==> job 4984: inputs <==
// testSlave
module testSlave(input clk, input reset,
    input  S_AXI_RREADY,
    output S_AXI_RVALID,
    output[5:0] S_AXI_RID,
    output[31:0] S_AXI_RDATA,
    output[1:0] S_AXI_RRESP,
    output S_AXI_RLAST,
    output S_AXI_ARREADY,
    input  S_AXI_ARVALID,
    input [5:0] S_AXI_ARID,
    input [5:0] S_AXI_ARADDR,
    input [7:0] S_AXI_ARLEN,
    input [2:0] S_AXI_ARSIZE,
    input [1:0] S_AXI_ARBURST,
    output S_AXI_WREADY,
    input  S_AXI_WVALID,
    input [31:0] S_AXI_WDATA,
    input [3:0] S_AXI_WSTRB,
    input  S_AXI_WLAST,
    output S_AXI_AWREADY,
    input  S_AXI_AWVALID,
    input [5:0] S_AXI_AWID,
    input [5:0] S_AXI_AWADDR,
    input [7:0] S_AXI_AWLEN,
    input [2:0] S_AXI_AWSIZE,
    input [1:0] S_AXI_AWBURST,
    input  S_AXI_BREADY,
    output S_AXI_BVALID,
    output[5:0] S_AXI_BID,
    output[1:0] S_AXI_BRESP
);
Settings: LEC_CHECK=0, CAP_MARGIN=15, CELL_PAD_IN_SITES_DETAIL_PLACEMENT=0, CORE_ASPECT_RATIO=0.52, CORE_MARGIN=2, CORE_UTILIZATION=72, CTS_CLUSTER_DIAMETER=64, CTS_CLUSTER_SIZE=29, MAX_ROUTING_LAYER=met4, PLACE_DENSITY_LB_ADDON=0.01, SETUP_SLACK_MARGIN=0.55, SLEW_MARGIN=35, TNS_END_PERCENT=40; clock period 1.9 ns.
run.sh (not shown) runs the stock make flow with config.mk's settings and CLKGATE_MAP_FILE=.
==> job 2113: changes against job 4984 <==
==> flow/config.mk (replaced) <==
export PLATFORM = sky130hd
export DESIGN_NAME = testSlave
export DESIGN_NICKNAME = testSlave
export VERILOG_FILES = /design/flow/design.v
export SDC_FILE = /design/flow/constraint.sdc
export NUM_CORES = 4
export LEC_CHECK = 0
export CAP_MARGIN = 20
export CORE_MARGIN = 2
export CORE_UTILIZATION = 40
export PLACE_DENSITY = 0.6
export SLEW_MARGIN = 20
==> flow/constraint.sdc (replaced) <==
create_clock -name core_clock -period 2.87 [get_ports {clk}]
set_input_delay 0.5740 -clock core_clock [delete_from_list [all_inputs] [get_ports {clk}]]
set_output_delay 0.5740 -clock core_clock [all_outputs]
set_load 0.01 [all_outputs]
==> results.yml <==
# flow metrics
placed_design:
  place.gp.congestion: 0.806
  dp.cells: 2869
clocking:
  cts_setup_buffers: 0
  numCtsBuffers: 59
run_status:
  status: "no timing/DRC/antenna violations"
# the run above: job 2113

==> results.yml <==
# flow metrics
placed_design:
  dp.cells: 2666
run_status:
  haltStage: "global routing"
  status: "aborted with a tool error"
clocking:
  numCtsBuffers: 24
# the run above: job 4984


* * *

==> run Z: inputs <==
testSlave again, from the RTL that the note above started with.
clock: 1.85 ns
lec_check: 0
abc_area: 1
cap_margin: 0
core_margin: 2
core_utilization: 72
cts_cluster_diameter: 275
cts_cluster_size: 10
hold_slack_margin: 0.24
place_density_lb_addon: 0.09
slew_margin: 20
==> inputs of run E, as changes to run Z <==
- ABC_AREA: 1 -> default
- CAP_MARGIN: 0 -> 20
- CORE_UTILIZATION: 72 -> 58
- CTS_CLUSTER_DIAMETER: 275 -> default
- CTS_CLUSTER_SIZE: 10 -> default
- HOLD_SLACK_MARGIN: 0.24 -> default
- PLACE_DENSITY_LB_ADDON: 0.09 -> default
- SETUP_SLACK_MARGIN: default -> 0.6
==> flow/constraint.sdc (replaced) <==
create_clock -name core_clock -period 3.32 [get_ports {clk}]
set_input_delay 0.6640 -clock core_clock [delete_from_list [all_inputs] [get_ports {clk}]]
set_output_delay 0.6640 -clock core_clock [all_outputs]
set_load 0.01 [all_outputs]
==> results <==
- Run E completed without violations. Run Z died in clock tree synthesis (4_1_cts) (DPL-0033).
- Against run Z, the synthesized area of run E is larger by about 0.55%.
- Of run E and run Z, run E has the higher die area (gap 24%, measured against run Z).
- Between run E and run Z, the lower synthesized cell count is in run E (gap about 20%, measured against run Z).
==> figures <==
Number of cells in the yosys synthesis report: run E 2002; run Z 2488
Total die size: run E 47120 sq um; run Z 37910 sq um
Fraction of the mapped netlist area in simple logic gates: run E 0.1930; run Z 0.1965
Total core area: run E 45090 sq um; run Z 35660 sq um
Cell Area, Synth: run E 26330 sq um; run Z 26190 sq um
Adders+Majority by Area: run E 0.009503; run Z 0.009556
Mean instance size in the synthesized netlist: run E 13.15 sq um; run Z 10.53 sq um
Die X: run E 217.1 um; run Z 194.7 um
Number of different library cells in the post-synthesis netlist: run E 56; run Z 36
Fp util: run E 0.5840; run Z 0.7345
Post-synthesis instance total: run E 2002; run Z 2488
Result of the run: run E no timing/DRC/antenna violations; run Z aborted with a tool error
Failing step: run E -; run Z clock tree synthesis (4_1_cts)
